==> try-raven: inputs <==
Design EQ_Engine, start of the top module:
module EQ_Engine(clk, rst_n, lft_lp_out, rght_lp_out, lft_b1_out, rght_b1_out, lft_b2_out, rght_b2_out, lft_b3_out, rght_b3_out, lft_hp_out, rght_hp_out, aud_out_lft, aud_out_rght, POT_LP, POT_B1, POT_B2, POT_B3, POT_HP, VOL_POT);
input clk, rst_n;
input [11:0] POT_LP, POT_B1, POT_B2, POT_B3, POT_HP, VOL_POT;
input signed [15:0] lft_lp_out, rght_lp_out, lft_b1_out, rght_b1_out, lft_b2_out, rght_b2_out, lft_b3_out, rght_b3_out, lft_hp_out, rght_hp_out;
output [15:0] aud_out_lft, aud_out_rght;
logic signed [15:0] scaled_lp_lft, scaled_b1_lft, scaled_b2_lft, scaled_b3_lft, scaled_hp_lft, scaled_lp_rght, scaled_b1_rght, scaled_b2_rght, scaled_b3_rght, scaled_hp_rght;
logic signed [15:0] scaled_lp_lft_ff, scaled_b1_lft_ff, scaled_b2_lft_ff, scaled_b3_lft_ff, scaled_hp_lft_ff, scaled_lp_rght_ff, scaled_b1_rght_ff, scaled_b2_rght_ff, scaled_b3_rght_ff, scaled_hp_rght_ff;
logic signed [15:0] band_scale_sum_lft_ff, band_scale_sum_rght_ff, band_scale_sum_rght, band_scale_sum_lft;
logic signed [28:0] aud_out_mult_lft, aud_out_mult_rght;
band_scale bsleftlp(.POT(POT_LP), .audio(lft_lp_out), .scaled(scaled_lp_lft_ff), .clk(clk), .rst_n(rst_n));
band_scale bsleftb1(.POT(POT_B1), .audio(lft_b1_out), .scaled(scaled_b1_lft_ff), .clk(clk), .rst_n(rst_n));
band_scale bsleftb2(.POT(POT_B2), .audio(lft_b2_out), .scaled(scaled_b2_lft_ff), .clk(clk), .rst_n(rst_n));
band_scale bsleftb3(.POT(POT_B3), .audio(lft_b3_out), .scaled(scaled_b3_lft_ff), .clk(clk), .rst_n(rst_n));
band_scale bslefthp(.POT(POT_HP), .audio(lft_hp_out), .scaled(scaled_hp_lft_ff), .clk(clk), .rst_n(rst_n));
assign band_scale_sum_lft_ff = (scaled_lp_lft + scaled_b1_lft + scaled_b2_lft + scaled_b3_lft + scaled_hp_lft);
assign aud_out_mult_lft = (band_scale_sum_lft * $signed({1'b0, VOL_POT}));
assign aud_out_lft = aud_out_mult_lft [27:12];
  ...
==> flow/config.mk <==
export PLATFORM = sky130hd
export DESIGN_NAME = EQ_Engine
export DESIGN_NICKNAME = EQ_Engine
export VERILOG_FILES = /design/flow/design.v
export SDC_FILE = /design/flow/constraint.sdc
export NUM_CORES = 4
export LEC_CHECK = 0
export CAP_MARGIN = 20
export CELL_PAD_IN_SITES_DETAIL_PLACEMENT = 2
export CELL_PAD_IN_SITES_GLOBAL_PLACEMENT = 3
export CORE_ASPECT_RATIO = 0.96
export CORE_MARGIN = 10
export CORE_UTILIZATION = 54
export CTS_CLUSTER_DIAMETER = 73
export CTS_CLUSTER_SIZE = 48
export GPL_ROUTABILITY_DRIVEN = 0
export GPL_TIMING_DRIVEN = 1
export HOLD_SLACK_MARGIN = 0.23
export MIN_ROUTING_LAYER = met2
export PLACE_DENSITY_LB_ADDON = 0.02
export SLEW_MARGIN = 20
export TNS_END_PERCENT = 30
==> flow/constraint.sdc <==
create_clock -name core_clock -period 6.94 [get_ports {clk}]
set_input_delay 1.3880 -clock core_clock [delete_from_list [all_inputs] [get_ports {clk}]]
set_output_delay 1.3880 -clock core_clock [all_outputs]
set_load 0.01 [all_outputs]
run.sh (not shown) runs the stock make flow with config.mk's settings and CLKGATE_MAP_FILE=.
==> try-delta (differences from try-raven) <==
CAP_MARGIN = 10   (was 20)
CELL_PAD_IN_SITES_DETAIL_PLACEMENT = default   (was 2)
CELL_PAD_IN_SITES_GLOBAL_PLACEMENT = default   (was 3)
CORE_ASPECT_RATIO = default   (was 0.96)
CORE_MARGIN = 2   (was 10)
CORE_UTILIZATION = 72   (was 54)
CTS_CLUSTER_DIAMETER = default   (was 73)
CTS_CLUSTER_SIZE = 21   (was 48)
GPL_ROUTABILITY_DRIVEN = default   (was 0)
GPL_TIMING_DRIVEN = default   (was 1)
HOLD_SLACK_MARGIN = 0.29   (was 0.23)
MIN_ROUTING_LAYER = default   (was met2)
PLACE_DENSITY_LB_ADDON = default   (was 0.02)
SETUP_SLACK_MARGIN = 0.86   (was default)
TNS_END_PERCENT = default   (was 30)
==> flow/constraint.sdc (replaced) <==
create_clock -name core_clock -period 6.47 [get_ports {clk}]
set_input_delay 1.2940 -clock core_clock [delete_from_list [all_inputs] [get_ports {clk}]]
set_output_delay 1.2940 -clock core_clock [all_outputs]
set_load 0.01 [all_outputs]
==> results <==
try-raven died in 3_1_place_gp_skip_io. try-delta finished but fails on negative setup slack.
Die size: try-raven is larger than try-delta (42%).
Area after synthesis is the same in try-raven and try-delta.
Synthesized cell count is the same in try-delta and try-raven.

========
==> garnet <==
==> flow/design.v <==
module band_scale(POT, audio, scaled, rst_n, clk);
input rst_n, clk;
input [11:0]POT;
input signed [15:0]audio;
output [15:0]scaled;
logic [23:0]potSq;
logic signed [12:0]signedPot; 
logic signed [28:0]FIRscaled; 
logic flagPos, flagNeg, upperZero, upperOnes;
logic [23:0] potSq_q1;
assign potSq = POT*POT;
always_ff @(posedge clk, negedge rst_n) begin
  if (!rst_n)
    potSq_q1 <= '0;
  else
    potSq_q1 <= potSq;
end
assign signedPot = {1'b0, potSq_q1[23:12]};
assign FIRscaled = signedPot * audio;
assign upperZero = !(FIRscaled[27] && FIRscaled[26] && FIRscaled[25]);
assign upperOnes = FIRscaled[27] || FIRscaled[26] || FIRscaled[25];
assign flagNeg = (FIRscaled[28] && upperZero);
assign flagPos = (!FIRscaled[28] && upperOnes);
assign scaled = flagNeg ? 16'h8000 :
		flagPos ? 16'h7FFF : 
		FIRscaled[25:10];
endmodule
module EQ_Engine(clk, rst_n, lft_lp_out, rght_lp_out, lft_b1_out, rght_b1_out, lft_b2_out, rght_b2_out, lft_b3_out, rght_b3_out, lft_hp_out, rght_hp_out, aud_out_lft, aud_out_rght, POT_LP, POT_B1, POT_B2, POT_B3, POT_HP, VOL_POT);
input clk, rst_n;
input [11:0] POT_LP, POT_B1, POT_B2, POT_B3, POT_HP, VOL_POT;
input signed [15:0] lft_lp_out, rght_lp_out, lft_b1_out, rght_b1_out, lft_b2_out, rght_b2_out, lft_b3_out, rght_b3_out, lft_hp_out, rght_hp_out;
output [15:0] aud_out_lft, aud_out_rght;
logic signed [15:0] scaled_lp_lft, scaled_b1_lft, scaled_b2_lft, scaled_b3_lft, scaled_hp_lft, scaled_lp_rght, scaled_b1_rght, scaled_b2_rght, scaled_b3_rght, scaled_hp_rght;
logic signed [15:0] scaled_lp_lft_ff, scaled_b1_lft_ff, scaled_b2_lft_ff, scaled_b3_lft_ff, scaled_hp_lft_ff, scaled_lp_rght_ff, scaled_b1_rght_ff, scaled_b2_rght_ff, scaled_b3_rght_ff, scaled_hp_rght_ff;
logic signed [15:0] band_scale_sum_lft_ff, band_scale_sum_rght_ff, band_scale_sum_rght, band_scale_sum_lft;
logic signed [28:0] aud_out_mult_lft, aud_out_mult_rght;
band_scale bsleftlp(.POT(POT_LP), .audio(lft_lp_out), .scaled(scaled_lp_lft_ff), .clk(clk), .rst_n(rst_n));
band_scale bsleftb1(.POT(POT_B1), .audio(lft_b1_out), .scaled(scaled_b1_lft_ff), .clk(clk), .rst_n(rst_n));
band_scale bsleftb2(.POT(POT_B2), .audio(lft_b2_out), .scaled(scaled_b2_lft_ff), .clk(clk), .rst_n(rst_n));
band_scale bsleftb3(.POT(POT_B3), .audio(lft_b3_out), .scaled(scaled_b3_lft_ff), .clk(clk), .rst_n(rst_n));
band_scale bslefthp(.POT(POT_HP), .audio(lft_hp_out), .scaled(scaled_hp_lft_ff), .clk(clk), .rst_n(rst_n));
assign band_scale_sum_lft_ff = (scaled_lp_lft + scaled_b1_lft + scaled_b2_lft + scaled_b3_lft + scaled_hp_lft);
assign aud_out_mult_lft = (band_scale_sum_lft * $signed({1'b0, VOL_POT}));
assign aud_out_lft = aud_out_mult_lft [27:12];
band_scale bsrightlp(.POT(POT_LP), .audio(rght_lp_out), .scaled(scaled_lp_rght_ff), .clk(clk), .rst_n(rst_n));
band_scale bsrightb1(.POT(POT_B1), .audio(rght_b1_out), .scaled(scaled_b1_rght_ff), .clk(clk), .rst_n(rst_n));
band_scale bsrightb2(.POT(POT_B2), .audio(rght_b2_out), .scaled(scaled_b2_rght_ff), .clk(clk), .rst_n(rst_n));
band_scale bsrightb3(.POT(POT_B3), .audio(rght_b3_out), .scaled(scaled_b3_rght_ff), .clk(clk), .rst_n(rst_n));
band_scale bsrighthp(.POT(POT_HP), .audio(rght_hp_out), .scaled(scaled_hp_rght_ff), .clk(clk), .rst_n(rst_n));
assign band_scale_sum_rght_ff = (scaled_lp_rght + scaled_b1_rght + scaled_b2_rght + scaled_b3_rght + scaled_hp_rght);
assign aud_out_mult_rght = (band_scale_sum_rght * $signed({1'b0, VOL_POT}));
assign aud_out_rght = aud_out_mult_rght [27:12];
always_ff @(posedge clk, negedge rst_n) begin
  if (!rst_n) begin
    scaled_lp_lft <= '0;
    scaled_b1_lft <= '0;
    scaled_b2_lft <= '0;
    scaled_b3_lft <= '0;
    scaled_hp_lft <= '0;
    scaled_lp_rght <= '0;
    scaled_b1_rght <= '0;
    scaled_b2_rght <= '0;
    scaled_b3_rght <= '0;
    scaled_hp_rght <= '0;
  end
  else begin
    scaled_lp_lft <= scaled_lp_lft_ff;
    scaled_b1_lft <= scaled_b1_lft_ff;
    scaled_b2_lft <= scaled_b2_lft_ff;
    scaled_b3_lft <= scaled_b3_lft_ff;
    scaled_hp_lft <= scaled_hp_lft_ff;
    scaled_lp_rght <= scaled_lp_rght_ff;
    scaled_b1_rght <= scaled_b1_rght_ff;
    scaled_b2_rght <= scaled_b2_rght_ff;
    scaled_b3_rght <= scaled_b3_rght_ff;
    scaled_hp_rght <= scaled_hp_rght_ff;
  end
end
always_ff @(posedge clk, negedge rst_n) begin
  if (!rst_n) begin
    band_scale_sum_lft <= '0;
    band_scale_sum_rght <= '0;
  end
  else begin
    band_scale_sum_lft <= band_scale_sum_lft_ff;
    band_scale_sum_rght <= band_scale_sum_rght_ff;
  end
end
endmodule
==> flow/run.sh <==
#!/bin/bash
# the make line also repeats each setting of config.mk as NAME=value (left out here)
make -C /OpenROAD-flow-scripts/flow DESIGN_CONFIG=/design/flow/config.mk WORK_HOME=/design/flow/orfs CLKGATE_MAP_FILE= finish
==> flow/config.mk <==
export PLATFORM = sky130hd
export DESIGN_NAME = EQ_Engine
export DESIGN_NICKNAME = EQ_Engine
export VERILOG_FILES = /design/flow/design.v
export SDC_FILE = /design/flow/constraint.sdc
export NUM_CORES = 4
export LEC_CHECK = 0
export CAP_MARGIN = 20
export CELL_PAD_IN_SITES_DETAIL_PLACEMENT = 2
export CELL_PAD_IN_SITES_GLOBAL_PLACEMENT = 3
export CORE_ASPECT_RATIO = 0.96
export CORE_MARGIN = 10
export CORE_UTILIZATION = 54
export CTS_CLUSTER_DIAMETER = 73
export CTS_CLUSTER_SIZE = 72
export GPL_ROUTABILITY_DRIVEN = 0
export GPL_TIMING_DRIVEN = 1
export HOLD_SLACK_MARGIN = 0.23
export MIN_ROUTING_LAYER = met2
export PLACE_DENSITY_LB_ADDON = 0.02
export SLEW_MARGIN = 20
export TNS_END_PERCENT = 30
==> flow/constraint.sdc <==
create_clock -name core_clock -period 6.83 [get_ports {clk}]
set_input_delay 1.3660 -clock core_clock [delete_from_list [all_inputs] [get_ports {clk}]]
set_output_delay 1.3660 -clock core_clock [all_outputs]
set_load 0.01 [all_outputs]
==> inputs of maple, as changes to garnet <==
==> flow/config.mk (replaced) <==
export PLATFORM = sky130hd
export DESIGN_NAME = EQ_Engine
export DESIGN_NICKNAME = EQ_Engine
export VERILOG_FILES = /design/flow/design.v
export SDC_FILE = /design/flow/constraint.sdc
export NUM_CORES = 4
export LEC_CHECK = 0
export CAP_MARGIN = 10
export CORE_MARGIN = 2
export CORE_UTILIZATION = 72
export CTS_CLUSTER_SIZE = 21
export SETUP_SLACK_MARGIN = 0.86
export SLEW_MARGIN = 20
==> flow/constraint.sdc (replaced) <==
create_clock -name core_clock -period 6.51 [get_ports {clk}]
set_input_delay 1.3020 -clock core_clock [delete_from_list [all_inputs] [get_ports {clk}]]
set_output_delay 1.3020 -clock core_clock [all_outputs]
set_load 0.01 [all_outputs]
==> comparison table <==
| quantity | garnet | maple |
|---|---|---|
| Outcome | stopped before the end | finished with violations |
| Last stage reached | global placement without I/O | - |
| Layout check failures | - | negative setup slack |
| Number of flops mapped to enable cells by yosys | 0 | 0 |
| Synthesized instance count | 12052 | 12052 |
| Vertical die dimension | 463 um | 395 um |
| Most instantiated flip-flop cell in the synthesis netlist | dfrtp_1 | dfrtp_1 |
| Fraction of the mapped netlist area in compound gates | 4.16% | 4.16% |
| Horizontal die dimension | 481 um | 395 um |
| Cell Rows | 162 | 143 |
| Netlist Area Pre-Place | 110000 um2 | 110000 um2 |
| Xor and xnor area share after synthesis | 2.90% | 2.90% |
| Pre-Place Util | 54.3% | 72.5% |
| Placeable core region | 203000 um2 | 152000 um2 |
| Share of the synthesized area in the top cell type | 47.1% | 47.1% |
| Sequential area share after synthesis | 5.72% | 5.72% |
| Yosys synthesis warning count | 2 | 2 |
| Library cell with the largest summed area after synthesis | fa_1 | fa_1 |
| Fraction of registers with async set/reset | 100% | 100% |
| Dominant cell by count in the synthesized netlist | inv_1 | inv_1 |
| Die Footprint | 222000 um2 | 156000 um2 |
| Mux cell area share | 0.153% | 0.153% |
| Synthesized flop and latch total | 252 | 252 |
